==> run a <==
// cpu_8b
module cpu_8b(
    input wire clk,
    input wire rst,
    output wire halt,
    output wire mem_we,
    output wire [7:0] mem_addr,
    output wire [7:0] mem_wdata,
    input wire [7:0] mem_rdata
);
    wire [7:0] mem_d_i;
    wire [7:0] mem_d_o;
    assign mem_wdata = mem_d_i;
    assign mem_d_o = mem_rdata;
    wire [2:0] alu_opcode;
    wire [7:0] alu_a;
    wire [7:0] alu_b;
    wire a_we;
    wire [7:0] a_reg_i;
    wire [7:0] a_reg_o;
    wire b_we;
    wire [7:0] b_reg_i;
    wire [7:0] b_reg_o;
    wire alu_we;
    wire [7:0] alu_res_next;
    wire [7:0] alu_res;
    wire zf_we;
    wire zf_next;
    wire zf;
    wire ir_we;
    wire [7:0] instr;
    wire [2:0] next_state;
    wire [2:0] state;
    wire pc_we;
    wire [7:0] pc_next;
    wire [7:0] pc;
    wire alu_sel_a;
    wire alu_sel_b;
    wire a_sel;
    wire b_sel;
    wire mem_sel;
    wire [7:0] offset_addr;
    wire addr_sel;
    wire [7:0] addr_offset_zext;
    wire [3:0] addr_offset;
    wire [3:0] pc_offset;
    wire [7:0] pc_offset_zext;
    wire [7:0] inc_pc;
    wire [7:0] new_pc;
    wire pc_sel;
    wire [7:0] jmp_reg_val;
    wire pc_jmp_sel;
    control_unit cpu_control(
        .instr(instr),
        .state(state),
        .zf(zf),
        .reset(rst),
        .next_state(next_state),
        .pc_we(pc_we),
        .pc_sel(pc_sel),
        .pc_jmp_sel(pc_jmp_sel),
        .pc_offset(pc_offset),
        .addr_sel(addr_sel),
        .addr_offset(addr_offset),
        .mem_sel(mem_sel),
        .mem_we(mem_we),
        .alu_opcode(alu_opcode),
        .alu_sel_a(alu_sel_a),
        .alu_sel_b(alu_sel_b),
        .alu_we(alu_we),
        .zf_we(zf_we),
        .ir_we(ir_we),
        .a_sel(a_sel),
        .a_we(a_we),
        .b_sel(b_sel),
        .b_we(b_we),
        .halt(halt)
    );
    alu alu_unit(
        .opcode(alu_opcode),
        .a(alu_a),
  ...
==> flow/config.mk <==
export PLATFORM = sky130hd
export DESIGN_NAME = cpu_8b
export DESIGN_NICKNAME = cpu_8b
export VERILOG_FILES = /design/flow/design.v
export SDC_FILE = /design/flow/constraint.sdc
export NUM_CORES = 4
export LEC_CHECK = 0
export ABC_AREA = 1
export CAP_MARGIN = 20
export CORE_ASPECT_RATIO = 1.07
export CORE_MARGIN = 2
export CORE_UTILIZATION = 60
export CTS_CLUSTER_DIAMETER = 108
export CTS_CLUSTER_SIZE = 98
export GPL_ROUTABILITY_DRIVEN = 1
export GPL_TIMING_DRIVEN = 1
export MAX_ROUTING_LAYER = met4
export PLACE_DENSITY = 0.35
export SETUP_SLACK_MARGIN = 0.85
export SLEW_MARGIN = 35
export TNS_END_PERCENT = 30
==> flow/constraint.sdc <==
create_clock -name core_clock -period 5.66 [get_ports {clk}]
set_input_delay 1.1320 -clock core_clock [delete_from_list [all_inputs] [get_ports {clk}]]
set_output_delay 1.1320 -clock core_clock [all_outputs]
set_load 0.01 [all_outputs]
run.sh (not shown) runs the stock make flow with config.mk's settings and CLKGATE_MAP_FILE=.
==> run b: changes against run a <==
- CORE_UTILIZATION: 60 -> 71
- CTS_CLUSTER_SIZE: 98 -> 14
- HOLD_SLACK_MARGIN: default -> 0.29
- PLACE_DENSITY: 0.35 -> default
- PLACE_DENSITY_LB_ADDON: default -> 0.28
- SETUP_SLACK_MARGIN: 0.85 -> default
- TNS_END_PERCENT: 30 -> default
==> flow/constraint.sdc (replaced) <==
create_clock -name core_clock -period 3.22 [get_ports {clk}]
set_input_delay 0.6440 -clock core_clock [delete_from_list [all_inputs] [get_ports {clk}]]
set_output_delay 0.6440 -clock core_clock [all_outputs]
set_load 0.01 [all_outputs]
==> run c: changes against run a <==
- CORE_UTILIZATION: 60 -> 68
- CTS_CLUSTER_SIZE: 98 -> 37
- PLACE_DENSITY: 0.35 -> default
- PLACE_DENSITY_LB_ADDON: default -> 0.15
- SETUP_SLACK_MARGIN: 0.85 -> default
- TNS_END_PERCENT: 30 -> default
==> flow/constraint.sdc (replaced) <==
create_clock -name core_clock -period 3.17 [get_ports {clk}]
set_input_delay 0.6340 -clock core_clock [delete_from_list [all_inputs] [get_ports {clk}]]
set_output_delay 0.6340 -clock core_clock [all_outputs]
set_load 0.01 [all_outputs]
==> metrics.yaml <==
setup_path:
  worstSetupEndpoint: "mem_addr[6]"
  path_class: "primary input to output port"
  worst-r2r-cell-count: 17
outcome:
  run_status: "complete, no violations"
power_and_ir_drop:
  power-top-group: "sequential cells"
  p_sw_uw: 394
placement:
  pre_cts_slack_ns: 0.602
-- figures above: run a

==> metrics.yaml <==
final_timing:
  worst_slack_ns: -0.0961
  finalSetupViolCount: 1
floorplan:
  fp_util: 0.723
outcome:
  run_status: "finished with violations"
  violatedChecks: "setup timing"
run:
  max_cap_violations: 0
placement:
  pre_cts_slack_ns: -0.671
power_and_ir_drop:
  power-top-group: "combinational cells"
  p_sw_uw: 840
setup_path:
  worst-r2r-cell-count: 19
-- figures above: run b

==> metrics.yaml <==
placement:
  pre_cts_slack_ns: -0.684
final_timing:
  finalSetupViolCount: 2
  worst_slack_ns: -0.0820
outcome:
  violatedChecks: "setup timing"
  run_status: "finished with violations"
-- figures above: run c


---

==> lagoon <==
==> flow/design.v <==
module control_unit(
    input wire [7:0] instr,          
    input wire [2:0] state,          
    input wire zf,                   
    input wire reset,                
    output reg [2:0] next_state,     
    output reg pc_we,                
    output reg pc_sel,               
    output reg pc_jmp_sel,           
    output reg [3:0] pc_offset,      
    output reg addr_sel,             
    output reg [3:0] addr_offset,    
    output reg mem_sel,              
    output reg mem_we,               
    output reg [2:0] alu_opcode,     
    output reg alu_sel_a,            
    output reg alu_sel_b,            
    output reg alu_we,               
    output reg zf_we,                
    output reg ir_we,                
    output reg a_sel,                
    output reg a_we,                 
    output reg b_sel,                
    output reg b_we,                 
    output reg halt                  
);
    localparam ADD    = 3'b000;
    localparam AND    = 3'b001;
    localparam NOT    = 3'b010;
    localparam LOAD   = 3'b011;
    localparam STORE  = 3'b100;
    localparam JUMP   = 3'b101;
    localparam JUMPz  = 3'b110;
    localparam HALT   = 3'b111;
    localparam FETCH      = 3'b000; 
    localparam DECODE     = 3'b001;
    localparam EXECUTE    = 3'b010;
    localparam MEMORY     = 3'b011;
    localparam WRITEBACK  = 3'b100;
    localparam HALT_STATE = 3'b101;
    localparam IDLE       = 3'b110;
    always @(*) begin
        pc_we = 0;               
        pc_sel = 0;              
        pc_jmp_sel = 0;          
        pc_offset = 4'b0000;     
        addr_sel = 0;            
        addr_offset = 4'b0000;   
        mem_sel = 0;             
        mem_we = 0;              
        alu_opcode = 3'b000;     
        alu_sel_a = 0;           
        alu_sel_b = 0;           
        alu_we = 0;              
        zf_we = 0;               
        ir_we = 0;               
        a_sel = 0;               
        a_we = 0;                
        b_sel = 0;               
        b_we = 0;                
        halt = 0;                
        next_state = FETCH;      
        if (reset) begin
            next_state = FETCH;      
        end
        else begin
            case (state)
                FETCH: begin                     
                    next_state = DECODE;         
                    pc_we = 1;                   
                    ir_we = 1;                   
                end
                DECODE: begin    
                    case (instr[7:5])       
                        ADD, AND, NOT, JUMP, JUMPz: begin
                            next_state = EXECUTE;       
                        end
                        LOAD, STORE: begin
                            next_state = MEMORY;
                        end
                        HALT: begin
                            next_state = HALT_STATE;
                        end
                    endcase
                end
                EXECUTE: begin                           
                    case (instr[7:5])
                        ADD, AND: begin
                            alu_opcode = instr[7:5];     
                            alu_sel_a = instr[3];        
                            alu_sel_b = instr[2];        
                            alu_we = 1;                  
                            zf_we = 1;                   
                            next_state = WRITEBACK;
                        end
                        NOT: begin
                            alu_opcode = instr[7:5];     
                            alu_sel_a = instr[3];        
                            alu_we = 1;                  
                            zf_we = 1;                   
                            next_state = WRITEBACK;
                        end
                        JUMP: begin
                            pc_jmp_sel = instr[4];       
                            pc_offset = instr[3:0];      
                            pc_sel = 1;                  
                            pc_we = 1;                   
                            next_state = IDLE;
                        end
                        JUMPz: begin
                            if (zf == 1) begin
                                pc_jmp_sel = instr[4];   
                                pc_offset = instr[3:0];  
                                pc_sel = 1;              
                                pc_we = 1;               
                            end
                            next_state = IDLE;
                        end
                    endcase
                end
                MEMORY: begin                                    
                    case (instr[7:5])
                        LOAD: begin
                            addr_offset = instr[3:0];    
                            addr_sel = 1;                
                            next_state = WRITEBACK;
                        end
                        STORE: begin
                            addr_offset = instr[3:0];    
                            addr_sel = 1;                
                            mem_sel = instr[4];          
                            mem_we = 1;                  
                            next_state = IDLE;
                        end
                    endcase
                end
                WRITEBACK: begin                         
                    case (instr[7:5])
                        ADD, AND, NOT: begin
                            if (instr[4] == 0) begin
                                a_sel = 1;               
                                a_we = 1;                
                            end else begin
                                b_sel = 1;               
                                b_we = 1;                
                            end
                            next_state = FETCH;
                        end
                        LOAD: begin
                            if (instr[4] == 0) begin
                                a_we = 1;            
                            end else begin
                                b_we = 1;            
                            end
                            next_state = FETCH;
                        end
                    endcase
                end 
                HALT_STATE: begin
                    halt = 1;
                    next_state = HALT_STATE;
                end
                IDLE: begin
                    next_state = FETCH;
                end
            endcase
        end
    end
endmodule
module alu(
    input wire [2:0] opcode,         
    input wire [7:0] a,              
    input wire [7:0] b,              
    output reg [7:0] y,              
    output reg zf                    
);
    localparam ADD = 3'b000;         
    localparam AND = 3'b001;         
    localparam NOT = 3'b010;         
always @(*) begin
    zf = 0;
    case (opcode)
        ADD: begin             
            y = a + b;
        end
        AND: begin              
            y = a & b;
        end
        NOT: begin              
            y = ~a;
        end
        default: begin               
            y = 8'b00000000;
        end
    endcase
    if (y == 8'b00000000) begin
        zf = 1;
    end
end
endmodule
module register #(
    parameter WIDTH = 8
)(
    input wire clk,                  
    input wire rst,                  
    input wire we,                   
    input wire [WIDTH-1:0] d,        
    output reg [WIDTH-1:0] q         
);
    always @(posedge clk) begin      
        if (rst) begin
            q <= {WIDTH{1'b0}};      
        end else if (we) begin
            q <= d;                  
        end
    end
endmodule
module mux_2to1 (
    input wire [7:0] in0,    
    input wire [7:0] in1,    
    input wire sel,          
    output wire [7:0] out    
);
    assign out = sel ? in1 : in0;
endmodule
module adder(
    input wire [7:0] a,
    input wire [7:0] b,
    output wire [7:0] sum
);
    assign sum = a + b;
endmodule
module zext(
    input wire [3:0] in,
    output wire [7:0] out
);
assign out = {4'b0000, in};
endmodule
module cpu_8b(
    input wire clk,
    input wire rst,
    output wire halt,
    output wire mem_we,
    output wire [7:0] mem_addr,
    output wire [7:0] mem_wdata,
    input wire [7:0] mem_rdata
);
    wire [7:0] mem_d_i;
    wire [7:0] mem_d_o;
    assign mem_wdata = mem_d_i;
    assign mem_d_o = mem_rdata;
    wire [2:0] alu_opcode;
    wire [7:0] alu_a;
    wire [7:0] alu_b;
    wire a_we;
    wire [7:0] a_reg_i;
    wire [7:0] a_reg_o;
    wire b_we;
    wire [7:0] b_reg_i;
    wire [7:0] b_reg_o;
    wire alu_we;
    wire [7:0] alu_res_next;
    wire [7:0] alu_res;
    wire zf_we;
    wire zf_next;
    wire zf;
    wire ir_we;
    wire [7:0] instr;
    wire [2:0] next_state;
    wire [2:0] state;
    wire pc_we;
    wire [7:0] pc_next;
    wire [7:0] pc;
    wire alu_sel_a;
    wire alu_sel_b;
    wire a_sel;
    wire b_sel;
    wire mem_sel;
    wire [7:0] offset_addr;
    wire addr_sel;
    wire [7:0] addr_offset_zext;
    wire [3:0] addr_offset;
    wire [3:0] pc_offset;
    wire [7:0] pc_offset_zext;
    wire [7:0] inc_pc;
    wire [7:0] new_pc;
    wire pc_sel;
    wire [7:0] jmp_reg_val;
    wire pc_jmp_sel;
    control_unit cpu_control(
        .instr(instr),
        .state(state),
        .zf(zf),
        .reset(rst),
        .next_state(next_state),
        .pc_we(pc_we),
        .pc_sel(pc_sel),
        .pc_jmp_sel(pc_jmp_sel),
        .pc_offset(pc_offset),
        .addr_sel(addr_sel),
        .addr_offset(addr_offset),
        .mem_sel(mem_sel),
        .mem_we(mem_we),
        .alu_opcode(alu_opcode),
        .alu_sel_a(alu_sel_a),
        .alu_sel_b(alu_sel_b),
        .alu_we(alu_we),
        .zf_we(zf_we),
        .ir_we(ir_we),
        .a_sel(a_sel),
        .a_we(a_we),
        .b_sel(b_sel),
        .b_we(b_we),
        .halt(halt)
    );
    alu alu_unit(
        .opcode(alu_opcode),
        .a(alu_a),
        .b(alu_b),
        .y(alu_res_next),
        .zf(zf_next)
    );
    register #(.WIDTH(8)) a_register(
        .clk(clk),
        .rst(rst),
        .we(a_we),
        .d(a_reg_i),
        .q(a_reg_o)
    );
    register #(.WIDTH(8)) b_register(
        .clk(clk),
        .rst(rst),
        .we(b_we),
        .d(b_reg_i),
        .q(b_reg_o)
    );
    register #(.WIDTH(8)) alu_register(
        .clk(clk),
        .rst(rst),
        .we(alu_we),
        .d(alu_res_next),
        .q(alu_res)
    );
    register #(.WIDTH(1)) zf_register(
        .clk(clk),
        .rst(rst),
        .we(zf_we),
        .d(zf_next),
        .q(zf)
    );
    register #(.WIDTH(8)) instruction_register(
        .clk(clk),
        .rst(rst),
        .we(ir_we),
        .d(mem_d_o),
        .q(instr)
    );
    register #(.WIDTH(3)) state_register(
        .clk(clk),
        .rst(rst),
        .we(1'b1),
        .d(next_state),
        .q(state)
    );
    register #(.WIDTH(8)) program_counter(
        .clk(clk),
        .rst(rst),
        .we(pc_we),
        .d(pc_next),
        .q(pc)
    );
    mux_2to1 alu_a_mux(
        .in0(a_reg_o),
        .in1(b_reg_o),
        .sel(alu_sel_a),
        .out(alu_a)
    );
    mux_2to1 alu_b_mux(
        .in0(a_reg_o),
        .in1(b_reg_o),
        .sel(alu_sel_b),
        .out(alu_b)
    );
    mux_2to1 a_register_mux(
        .in0(mem_d_o),
        .in1(alu_res),
        .sel(a_sel),
        .out(a_reg_i)
    );
    mux_2to1 b_register_mux(
        .in0(mem_d_o),
        .in1(alu_res),
        .sel(b_sel),
        .out(b_reg_i)
    );
    mux_2to1 mem_data_mux(
        .in0(a_reg_o),
        .in1(b_reg_o),
        .sel(mem_sel),
        .out(mem_d_i)
    );
    mux_2to1 mem_addr_mux(
        .in0(pc),
        .in1(offset_addr),
        .sel(addr_sel),
        .out(mem_addr)
    );
    adder addr_adder(
        .a(addr_offset_zext),
        .b(pc),
        .sum(offset_addr)
    );
    zext addr_zext(
        .in(addr_offset),
        .out(addr_offset_zext)
    );
    zext pc_zext(
        .in(pc_offset),
        .out(pc_offset_zext)
    );
    mux_2to1 pc_mux(
        .in0(inc_pc),
        .in1(new_pc),
        .sel(pc_sel),
        .out(pc_next)
    );
    adder inc_pc_adder(
        .a(pc),
        .b(8'b00000001),
        .sum(inc_pc)
    );
    adder new_pc_adder(
        .a(pc_offset_zext),
        .b(jmp_reg_val),
        .sum(new_pc)
    );
    mux_2to1 jump_mux(
        .in0(a_reg_o),
        .in1(b_reg_o),
        .sel(pc_jmp_sel),
        .out(jmp_reg_val)
    );
endmodule
==> flow/run.sh <==
#!/bin/bash
# the make line also repeats each setting of config.mk as NAME=value (left out here)
make -C /OpenROAD-flow-scripts/flow DESIGN_CONFIG=/design/flow/config.mk WORK_HOME=/design/flow/orfs CLKGATE_MAP_FILE= finish
==> flow/config.mk <==
export PLATFORM = sky130hd
export DESIGN_NAME = cpu_8b
export DESIGN_NICKNAME = cpu_8b
export VERILOG_FILES = /design/flow/design.v
export SDC_FILE = /design/flow/constraint.sdc
export NUM_CORES = 4
export LEC_CHECK = 0
export CAP_MARGIN = 15
export CORE_MARGIN = 2
export CORE_UTILIZATION = 72
export CTS_CLUSTER_DIAMETER = 33
export MAX_ROUTING_LAYER = met4
export SETUP_SLACK_MARGIN = 0.96
export SLEW_MARGIN = 20
==> flow/constraint.sdc <==
create_clock -name core_clock -period 4.1 [get_ports {clk}]
set_input_delay 0.8200 -clock core_clock [delete_from_list [all_inputs] [get_ports {clk}]]
set_output_delay 0.8200 -clock core_clock [all_outputs]
set_load 0.01 [all_outputs]
==> inputs of juniper, as changes to lagoon <==
- ABC_AREA: unset -> 1
- CAP_MARGIN: 15 -> 40
- CORE_UTILIZATION: 72 -> 68
- CTS_CLUSTER_DIAMETER: 33 -> 105
- CTS_CLUSTER_SIZE: unset -> 74
- MAX_ROUTING_LAYER: met4 -> unset
- SETUP_SLACK_MARGIN: 0.96 -> -0.01
==> flow/constraint.sdc (replaced) <==
create_clock -name core_clock -period 3.0 [get_ports {clk}]
set_input_delay 0.6000 -clock core_clock [delete_from_list [all_inputs] [get_ports {clk}]]
set_output_delay 0.6000 -clock core_clock [all_outputs]
set_load 0.01 [all_outputs]
==> inputs of raven, as changes to lagoon <==
- ABC_AREA: unset -> 0
- CAP_MARGIN: 15 -> 20
- CORE_ASPECT_RATIO: unset -> 0.5
- CORE_UTILIZATION: 72 -> 40
- CTS_CLUSTER_DIAMETER: 33 -> 384
- CTS_CLUSTER_SIZE: unset -> 14
- MAX_ROUTING_LAYER: met4 -> unset
- SETUP_SLACK_MARGIN: 0.96 -> unset
- TNS_END_PERCENT: unset -> 95
==> flow/constraint.sdc (replaced) <==
create_clock -name core_clock -period 5.0 [get_ports {clk}]
set_input_delay 1.0000 -clock core_clock [delete_from_list [all_inputs] [get_ports {clk}]]
set_output_delay 1.0000 -clock core_clock [all_outputs]
set_load 0.01 [all_outputs]
==> inputs of sierra, as changes to lagoon <==
- ABC_AREA: unset -> 1
- CAP_MARGIN: 15 -> 20
- CORE_ASPECT_RATIO: unset -> 1.4
- CTS_CLUSTER_DIAMETER: 33 -> 221
- CTS_CLUSTER_SIZE: unset -> 98
- MAX_ROUTING_LAYER: met4 -> unset
- SETUP_SLACK_MARGIN: 0.96 -> 1.29
- TNS_END_PERCENT: unset -> 5
==> flow/constraint.sdc (replaced) <==
create_clock -name core_clock -period 4.32 [get_ports {clk}]
set_input_delay 0.8640 -clock core_clock [delete_from_list [all_inputs] [get_ports {clk}]]
set_output_delay 0.8640 -clock core_clock [all_outputs]
set_load 0.01 [all_outputs]
==> results <==
- raven produced a clean layout. lagoon aborted during 4_1_cts (DPL-0038). sierra finished clean. juniper reached the layout checks and failed them: negative setup slack.
- Of sierra and juniper, juniper has the higher sequential power (gap about 30%, measured against juniper).
- The highest combinational power belongs to juniper, the lowest to raven.
- Sequential share of layout area: juniper < raven < sierra.
- Final cell count, lowest first: raven, sierra, juniper.
- Of raven and juniper, juniper has the higher routed wire length (gap about 36%, measured against juniper).
- Between sierra and raven, the lower count of clock-buffer cells in the layout is in sierra (gap 1).
- The highest via count belongs to juniper, the lowest to raven.
- Design area, lowest first: raven, sierra, juniper.
==> figures <==
| metric | lagoon | raven | sierra | juniper |
|---|---|---|---|---|
| Initial antenna violation count | - | 0 | 0 | 0 |
| Die boundary width | 75.2 um | 139 um | 64.3 um | 77.4 um |
| Run status | stopped before the end | timing/DRC/antenna clean | timing/DRC/antenna clean | failed layout checks |
| Last stage reached | 4_1_cts | - | - | - |
| Reasons for failing layout checks | - | - | - | negative setup slack |
| Worst-path cell with the longest stage delay | - | sky130_fd_sc_hd__clkdlybuf4s50_1 | sky130_fd_sc_hd__o21ai_0 | sky130_fd_sc_hd__ha_1 |
| Total setup buffers inserted after CTS | - | 0 | 6 | 6 |
| Setup WS post-layout | - | 0.249 ns | 0.476 ns | -0.302 ns |
| Final core utilization | - | 48.3% | 88.2% | 91.4% |
| Max H-tree Level | - | 2 | 2 | 2 |
| Final hold violation count | - | 0 | 0 | 0 |
| Unrepaired setup endpoints after global routing | - | no | yes | yes |
| Logic gate share of total power | - | 29.8% | 39.3% | 42.9% |
| Sink count of the clock tree | - | 47 | 47 | 47 |
| TritonCTS Buffers | - | 5 | 5 | 5 |
| Global-route wire length before repair | - | 16200 um | 18100 um | 20300 um |
| Number of buffer and inverter stages on the critical path | - | 3 | 3 | 5 |
| Init Core Util | 75.8% | 41.5% | 75.1% | 71.3% |
| Remaining max-slew budget at the tightest pin | - | 56.7% | 46.1% | 52.0% |
Power and IR drop assume default switching activity.
